// ahb_slave
module ahb_slave (
    input  wire        HCLK,         
    input  wire        HRESETn,      
    input  wire [31:0] HADDR,        
    input  wire        HWRITE,       
    input  wire [2:0]  HSIZE,        
    input  wire [2:0]  HBURST,       
    input  wire [3:0]  HPROT,        
    input  wire [1:0]  HTRANS,       
    input  wire        HMASTLOCK,    
    input  wire        HSEL,         
    input  wire [31:0] HWDATA,       
    output wire [31:0] HRDATA,       
    output wire        HREADY,       
    output wire        HRESP,        
    input  wire [3:0]  HWSTRB,       
    output wire [31:0] tdr_o,        
    output wire [31:0] lcr_o,        
    output wire [31:0] ocr_o,        
    output wire [31:0] fcr_o,        
    output wire [31:0] ier_o,        
    output wire [31:0] hcr_o,        
    input  wire [31:0] rdr_i,        
    input  wire [31:0] lsr_i,        
    input  wire [31:0] iir_i         
);
export LEC_CHECK = 0
export ABC_AREA = 1
export CAP_MARGIN = 20
export CELL_PAD_IN_SITES_DETAIL_PLACEMENT = 2
export CELL_PAD_IN_SITES_GLOBAL_PLACEMENT = 2
export CORE_ASPECT_RATIO = 0.71
export CORE_MARGIN = 9
export CORE_UTILIZATION = 40
export CTS_CLUSTER_SIZE = 28
export GPL_TIMING_DRIVEN = 0
export HOLD_SLACK_MARGIN = 0.21
export MIN_ROUTING_LAYER = met2
export SLEW_MARGIN = 10
export TNS_END_PERCENT = 45
create_clock -name core_clock -period 7.08 [get_ports {HCLK}]
run.sh (not shown) runs the stock make flow with config.mk's settings and CLKGATE_MAP_FILE=.
The starting point stopped in 3_3_place_gp, error GPL-0301.
Change:
ABC_AREA = default   (was 1)
CELL_PAD_IN_SITES_DETAIL_PLACEMENT = default   (was 2)
CELL_PAD_IN_SITES_GLOBAL_PLACEMENT = default   (was 2)
CORE_ASPECT_RATIO = default   (was 0.71)
CORE_MARGIN = 2   (was 9)
CTS_CLUSTER_SIZE = default   (was 28)
GPL_TIMING_DRIVEN = default   (was 0)
HOLD_SLACK_MARGIN = default   (was 0.21)
MIN_ROUTING_LAYER = default   (was met2)
SLEW_MARGIN = 20   (was 10)
TNS_END_PERCENT = default   (was 45)
clock period = 4.88 ns   (was 7.08 ns; I/O delays follow)
- The new run passed the timing, DRC and antenna checks
- area after synthesis is higher by 5.0%
- die area is lower by about 10%
- synthesized cell count is lower by 36%
Change:
CORE_UTILIZATION = 64   (was 40)
CTS_CLUSTER_SIZE = 61   (was default)
HOLD_SLACK_MARGIN = -0.08   (was default)
TNS_END_PERCENT = 5   (was default)
clock period = 3.59 ns   (was 4.88 ns; I/O delays follow)
Outcome:
- The changed run completed, yet does not pass: negative setup slack
- via count goes up by a quarter to a third
- sequential power went up by well over a third
- total power went up by well over a third
- cell area rises slightly

== run 1 ==
ahb_slave again, from the RTL that the note above started with.
Settings: LEC_CHECK=0, ABC_AREA=1, CAP_MARGIN=20, CELL_PAD_IN_SITES_DETAIL_PLACEMENT=2, CORE_ASPECT_RATIO=0.58, CORE_MARGIN=4, CORE_UTILIZATION=44, CTS_CLUSTER_DIAMETER=176, CTS_CLUSTER_SIZE=53, MIN_ROUTING_LAYER=met2, PLACE_DENSITY_LB_ADDON=0.27, SETUP_SLACK_MARGIN=0.65, SLEW_MARGIN=10; clock period 2.72 ns.
Tool error DPL-0033 stopped run 1 during detailed placement; no final results.
### run 1 -> run 2
# run 1
export LEC_CHECK = 0
export ABC_AREA = 1
export CAP_MARGIN = 20
export CELL_PAD_IN_SITES_DETAIL_PLACEMENT = 2
export CORE_ASPECT_RATIO = 0.58
export CORE_MARGIN = 4
export CORE_UTILIZATION = 44
export CTS_CLUSTER_DIAMETER = 176
export CTS_CLUSTER_SIZE = 53
export MIN_ROUTING_LAYER = met2
export PLACE_DENSITY_LB_ADDON = 0.27
export SETUP_SLACK_MARGIN = 0.65
export SLEW_MARGIN = 10
create_clock -name core_clock -period 2.72 [get_ports {HCLK}]
# run 2
export LEC_CHECK = 0
export ABC_AREA = 1
export CAP_MARGIN = 20
export CORE_MARGIN = 2
export CORE_UTILIZATION = 53
export SLEW_MARGIN = 20
create_clock -name core_clock -period 2.81 [get_ports {HCLK}]
Notes after the runs:
| run 2 | all stages done | FAIL | negative setup slack |
Going from run 1 to run 2, share of the core filled by cells before placement has increased; row count grew by 10; die area went down; routability congestion estimate shows a reduction of about 6%.
Inputs modified between run 2 and run 3:
# run 2
export LEC_CHECK = 0
export ABC_AREA = 1
export CAP_MARGIN = 20
export CORE_MARGIN = 2
export CORE_UTILIZATION = 53
export SLEW_MARGIN = 20
create_clock -name core_clock -period 2.81 [get_ports {HCLK}]
# run 3
export LEC_CHECK = 0
export ABC_AREA = 1
export CAP_MARGIN = 20
export CORE_MARGIN = 2
export CORE_UTILIZATION = 69
export CTS_CLUSTER_DIAMETER = 364
export CTS_CLUSTER_SIZE = 98
export PLACE_DENSITY = 0.42
export SLEW_MARGIN = 20
create_clock -name core_clock -period 3.03 [get_ports {HCLK}]
==> comparison <==
Taking run 2 as 1.0, run 3 lands at 0.880 on die boundary height.
Comparing run 2 against run 3, there is no change at all in post-synthesis cell type count.
Average cell area after synthesis: run 3 vs run 2 identical
Reported for run 3 and run 2, Yosys chip area turned out identical to the last digit.
Run 3 never completed; the flow aborted with a tool error in global placement.
Although it ran to completion, run 2 produced a layout that fails the final checks because of negative setup slack.
Die boundary width: run 3 < run 2
Looking at run 3 and run 2, the synthesized cell count is a wash.
Changes observed in run 3 relative to run 2: post-synthesis sequential area ratio flat; initial core utilization up 16 points; area of the core down 23%; die footprint down 23%; total number of placement rows down 7.
Relative to run 3, the following input files were edited for run 4:
# run 3
export LEC_CHECK = 0
export ABC_AREA = 1
export CAP_MARGIN = 20
export CORE_MARGIN = 2
export CORE_UTILIZATION = 69
export CTS_CLUSTER_DIAMETER = 364
export CTS_CLUSTER_SIZE = 98
export PLACE_DENSITY = 0.42
export SLEW_MARGIN = 20
create_clock -name core_clock -period 3.03 [get_ports {HCLK}]
# run 4
export LEC_CHECK = 0
export CAP_MARGIN = 20
export CORE_MARGIN = 2
export CORE_UTILIZATION = 58
export CTS_CLUSTER_SIZE = 15
export HOLD_SLACK_MARGIN = -0.06
export SLEW_MARGIN = 20
export TNS_END_PERCENT = 5
create_clock -name core_clock -period 3.4 [get_ports {HCLK}]
### Flow results
Of the runs run 4 and run 3, none of them finished clean.
Run comparison: run 4 main logic family after synthesis multiplexers; run 3 main logic family after synthesis simple AND/OR/NAND/NOR gates
Diff run 4 and run 3: mux share of post-synthesis cell area higher in run 4
When the final numbers for run 4 and run 3 were put side by side, the chip footprint turned out to be greater in run 4.
For number of standard-cell rows in the floorplan, dividing the value from run 4 by the value from run 3 gives 1.13.
Overall die width (run 4 vs. run 3) increases by more than 10%
On area of the mapped netlist, run 3 beats run 4.
Per the comparison of run 4 with run 3, fraction of the core area occupied by cells at floorplan moved down; synthesized netlist net count decreased 32%.
Summed standard-cell area reported by yosys of run 4 exceeds that of run 3 by a few percent.
Power figures rest on the tool's default switching activity, not on a simulated workload.
